==> run a <==
// sd_card_top
module sd_card_top
#(
	parameter  SPI_LOW_SPEED_DIV = 248,          
	parameter  SPI_HIGH_SPEED_DIV = 0            
)
(
	input            clk,
	input            rst,
	output           SD_nCS,                     
	output           SD_DCLK,                    
	output           SD_MOSI,                    
	input            SD_MISO,                    
	output           sd_init_done,               
	input            sd_sec_read,                
	input[31:0]      sd_sec_read_addr,           
	output[7:0]      sd_sec_read_data,           
	output           sd_sec_read_data_valid,     
	output           sd_sec_read_end,            
	input            sd_sec_write,               
	input[31:0]      sd_sec_write_addr,          
	input[7:0]       sd_sec_write_data,          
	output           sd_sec_write_data_req,      
	output           sd_sec_write_end            
);
wire[15:0]           spi_clk_div;                
wire                 cmd_req;                    
wire                 cmd_req_ack;                
wire                 cmd_req_error;              
wire[47:0]           cmd;                        
  ...
Settings: LEC_CHECK=0, CAP_MARGIN=20, CORE_MARGIN=2, CORE_UTILIZATION=71, CTS_CLUSTER_DIAMETER=25, CTS_CLUSTER_SIZE=30, SETUP_SLACK_MARGIN=0.48, SLEW_MARGIN=20; clock period 4.77 ns.
run.sh (not shown) runs the stock make flow with config.mk's settings and CLKGATE_MAP_FILE=.
==> run b: changes against run a <==
- ABC_AREA: not set -> 1
- CORE_UTILIZATION: 71 -> 70
- CTS_CLUSTER_DIAMETER: 25 -> 205
- CTS_CLUSTER_SIZE: 30 -> 15
- PLACE_DENSITY: not set -> 0.82
- SETUP_SLACK_MARGIN: 0.48 -> -0.2
==> flow/constraint.sdc (replaced) <==
create_clock -name core_clock -period 1.99 [get_ports {clk}]
set_input_delay 0.3980 -clock core_clock [delete_from_list [all_inputs] [get_ports {clk}]]
set_output_delay 0.3980 -clock core_clock [all_outputs]
set_load 0.01 [all_outputs]
==> notes <==
- Run a completed with no timing, DRC or antenna violations. Run b ran to the end with violations: negative setup slack.
- Against run b, the combinational power of run a is smaller by about 80%.
- In run b the first-iteration DRC count is lower than in run a, by about 54%.
- Critical path depth: run a is higher than run b (4).
- In sequential cell count, run a and run b do not differ.
- Of run a and run b, run b has the higher sequential share of layout area (gap 1.5 points).
- The sequential power of run b is 2.6 times that of run a.
- In run a the clock power is higher than in run b, by about 2%.
- Clock skew: run a is higher than run b (0.0054 ns).
- Between run b and run a, the lower register-to-register slack is in run b (gap 0.99 ns).
==> figures <==
Data required time of the critical path: run b 1.59 ns; run a 5.18 ns
Endpoint class of the critical path: run b primary output; run a flip-flop
Via-per-instance ratio: run b 5.93; run a 7.09
Cell at the slowest stage of the critical path: run b dfrtp_1; run a nor4_1
Origin of the critical flop-to-flop path: run b sd_card_cmd_m0.byte_cnt[10]; run a sd_card_cmd_m0.byte_cnt[0]
Wire length of the first global-routing pass: run b 40.8 mm; run a 49.4 mm
Number of ordinary and repair buffers in the finished layout: run b 143; run a 97
Clock buf/inv share: run b 0.0405; run a 0.125
Synthesized instance count: run b 1,192; run a 1,021
CP Depth: run b 3; run a 7
Flop share of the area: run b 0.427; run a 0.412
Status: run b failed layout checks; run a timing/DRC/antenna clean
Layout check failures: run b negative setup slack; run a -
Power density cells: run b 695 nW/um^2; run a 405 nW/um^2
Sequential share of power: run b 0.535; run a 0.345
Sum of routed wire length over all layers: run b 25.4 mm; run a 32.7 mm
Global routing met1 resource utilization: run b 0.446; run a 0.545
Power drawn by the sequential cells: run b 4.39 mW; run a 1.71 mW
Mapped Nets: run b 1,280; run a 1,109
Post-synth seq share: run b 0.511; run a 0.521
Total number of nets in the final design: run b 1,400; run a 1,201


==> run H <==
Starting RTL as in the previous note.
make LEC_CHECK=0 CAP_MARGIN=20 CORE_MARGIN=2 CORE_UTILIZATION=66 CTS_CLUSTER_SIZE=15 SLEW_MARGIN=20 finish   # period 2.24 ns
==> run E: changes against run H <==
CORE_UTILIZATION = 40   (was 66)
CTS_CLUSTER_SIZE = default   (was 15)
==> flow/constraint.sdc (replaced) <==
create_clock -name core_clock -period 5.0 [get_ports {clk}]
set_input_delay 1.0000 -clock core_clock [delete_from_list [all_inputs] [get_ports {clk}]]
set_output_delay 1.0000 -clock core_clock [all_outputs]
set_load 0.01 [all_outputs]
==> qor summary <==
|  | run H | run E |
|---|---|---|
| Outcome | finished with violations | finished clean |
| Violated checks | setup timing | - |
| Final worst hold slack | 0.257 ns | 0.432 ns |
| Non-clock buffer instance count of the final layout | 192 | 99 |
| Busiest layer in global routing | met2 | met1 |
| Sequential share of cell area | 0.406 | 0.433 |
| Slowest CP cell | sky130_fd_sc_hd__or4_4 | sky130_fd_sc_hd__nor3b_4 |
| Termination of the worst setup path | sd_card_cmd_m0.send_data[7]$_DFFE_PP1P_ | sd_card_cmd_m0.byte_cnt[13]$_DFFE_PP0P_ |
| Switching share of power | 0.218 | 0.215 |
| Relative slew slack | 0.551 | 0.390 |
| Vias in the first global route | 8,263 | 7,173 |
| Total length of routed met2 wires | 12,800 um | 9840 um |
| Floorplan-stage core utilization | 0.671 | 0.410 |
| Setup fix buffers added after clock tree synthesis | 2 | 0 |
| Inst Count DP | 1,336 | 1,384 |
| Required time of the critical path | 2.68 ns | 5.41 ns |
| Routed wire length per instance | 19.6 um | 16.2 um |
| Final period util | 1.06 | 0.696 |
| Number of design-rule violations left by the first detailed-router iteration | 876 | 617 |
| Final instance count without filler cells | 1,383 | 1,428 |
| Portion of the layout cell area used by non-clock buffers | 0.144 | 0.0859 |
| Setup Skew | 0.0172 ns | 0.00900 ns |


==> 11-20 <==
sd_card_top again, from the RTL that the note above started with.
## sd_card_top
module sd_card_top
#(
	parameter  SPI_LOW_SPEED_DIV = 248,          
	parameter  SPI_HIGH_SPEED_DIV = 0            
)
(
	input            clk,
	input            rst,
	output           SD_nCS,                     
	output           SD_DCLK,                    
	output           SD_MOSI,                    
	input            SD_MISO,                    
	output           sd_init_done,               
	input            sd_sec_read,                
	input[31:0]      sd_sec_read_addr,           
	output[7:0]      sd_sec_read_data,           
	output           sd_sec_read_data_valid,     
	output           sd_sec_read_end,            
	input            sd_sec_write,               
	input[31:0]      sd_sec_write_addr,          
	input[7:0]       sd_sec_write_data,          
	output           sd_sec_write_data_req,      
	output           sd_sec_write_end            
);
clock: 1.99 ns
lec_check: 0
abc_area: 0
cap_margin: 20
core_margin: 2
core_utilization: 72
cts_cluster_diameter: 205
cts_cluster_size: 15
hold_slack_margin: -0.08
place_density: 0.82
setup_slack_margin: -0.2
slew_margin: 20
==> 10-17 (differences from 11-20) <==
==> flow/config.mk (replaced) <==
export PLATFORM = sky130hd
export DESIGN_NAME = sd_card_top
export DESIGN_NICKNAME = sd_card_top
export VERILOG_FILES = /design/flow/design.v
export SDC_FILE = /design/flow/constraint.sdc
export NUM_CORES = 4
export LEC_CHECK = 0
export CAP_MARGIN = 0
export CORE_MARGIN = 2
export CORE_UTILIZATION = 72
export CTS_CLUSTER_DIAMETER = 25
export CTS_CLUSTER_SIZE = 30
export PLACE_DENSITY_LB_ADDON = 0.28
export SETUP_SLACK_MARGIN = 0.48
export SLEW_MARGIN = 20
==> flow/constraint.sdc (replaced) <==
create_clock -name core_clock -period 4.77 [get_ports {clk}]
set_input_delay 0.9540 -clock core_clock [delete_from_list [all_inputs] [get_ports {clk}]]
set_output_delay 0.9540 -clock core_clock [all_outputs]
set_load 0.01 [all_outputs]
==> 09-28 (differences from 11-20) <==
==> flow/config.mk (replaced) <==
export PLATFORM = sky130hd
export DESIGN_NAME = sd_card_top
export DESIGN_NICKNAME = sd_card_top
export VERILOG_FILES = /design/flow/design.v
export SDC_FILE = /design/flow/constraint.sdc
export NUM_CORES = 4
export LEC_CHECK = 0
export ABC_AREA = 1
export CAP_MARGIN = 20
export CORE_MARGIN = 2
export CORE_UTILIZATION = 72
export PLACE_DENSITY = 0.39
export SETUP_SLACK_MARGIN = -0.04
export SLEW_MARGIN = 20
==> flow/constraint.sdc (replaced) <==
create_clock -name core_clock -period 2.26 [get_ports {clk}]
set_input_delay 0.4520 -clock core_clock [delete_from_list [all_inputs] [get_ports {clk}]]
set_output_delay 0.4520 -clock core_clock [all_outputs]
set_load 0.01 [all_outputs]
==> notes <==
09-28 produced a clean layout. 11-20 aborted during 5_1_grt on GRT-0232. 10-17 finished clean.
In die area, 10-17 and 11-20 do not differ.
In 10-17 the utilization is higher than in 09-28, by 4.3 points.
Critical path depth: 09-28 is higher than 10-17 (2).
Of 09-28 and 10-17, 09-28 has the higher sequential power (gap about 130%, measured against 10-17).
Area after synthesis: 11-20 is lower than 09-28 (1.9%).
Against 10-17, the first-iteration DRC count of 09-28 is lower by about 45%.
Against 10-17, the via count of 09-28 is lower by 4.0%.
Synthesized cell count is the same in 10-17 and 11-20.
Against 10-17, the worst hold slack of 09-28 is lower by 19 ps.
Of 10-17 and 09-28, 09-28 has the higher final cell count (gap 11%, measured against 09-28).
In 10-17 the combinational power is smaller than in 09-28, by about 80%.
==> figures <==
Layout multi-input combinational cell count: 11-20 -; 09-28 804; 10-17 734
DIE HEIGHT: 11-20 120 um; 09-28 121 um; 10-17 120 um
TritonCTS clock tree: 11-20 -; 09-28 done; 10-17 done
Slack of the critical path: 11-20 -; 09-28 118 ps; 10-17 1120 ps
Buf/Inv on CP: 11-20 -; 09-28 0; 10-17 1
Switching pwr: 11-20 -; 09-28 0.00184 W; 10-17 0.00106 W
Number of warning messages in the logs: 11-20 -; 09-28 35; 10-17 34
Chip width: 11-20 120 um; 09-28 121 um; 10-17 120 um
Final core utilization: 11-20 -; 09-28 88.9%; 10-17 93.2%
Area share of and-or/or-and cells after synthesis: 11-20 13.6%; 09-28 14.0%; 10-17 13.6%
Cell count listed in synth_stat.txt: 11-20 1021; 09-28 1192; 10-17 1021
Area growth from synthesis to layout: 11-20 -; 09-28 19.8%; 10-17 27.0%
Outcome: 11-20 stopped before the end; 09-28 timing/DRC/antenna clean; 10-17 timing/DRC/antenna clean
Last stage reached: 11-20 5_1_grt; 09-28 -; 10-17 -
Post-route met1 wirelength: 11-20 -; 09-28 9.82 mm; 10-17 11.1 mm
Latency at later pin: 11-20 -; 09-28 490 ps; 10-17 520 ps
Total length of routed met3 wires: 11-20 -; 09-28 2.08 mm; 10-17 3.54 mm
Power of the sequential group: 11-20 -; 09-28 0.00387 W; 10-17 0.00171 W
Postcts setup bufs: 11-20 8; 09-28 0; 10-17 0
Clock group: 11-20 -; 09-28 0.00373 W; 10-17 0.00326 W
Post-Place Cell Area: 11-20 0.0119 mm^2; 09-28 0.0110 mm^2; 10-17 0.0107 mm^2
Core Util at FP: 11-20 73.4%; 09-28 74.2%; 10-17 73.4%
Count of nets left with antenna violations after detail routing: 11-20 -; 09-28 0; 10-17 0
Cts bufs inserted: 11-20 17; 09-28 21; 10-17 44
Power and IR drop assume default switching activity.
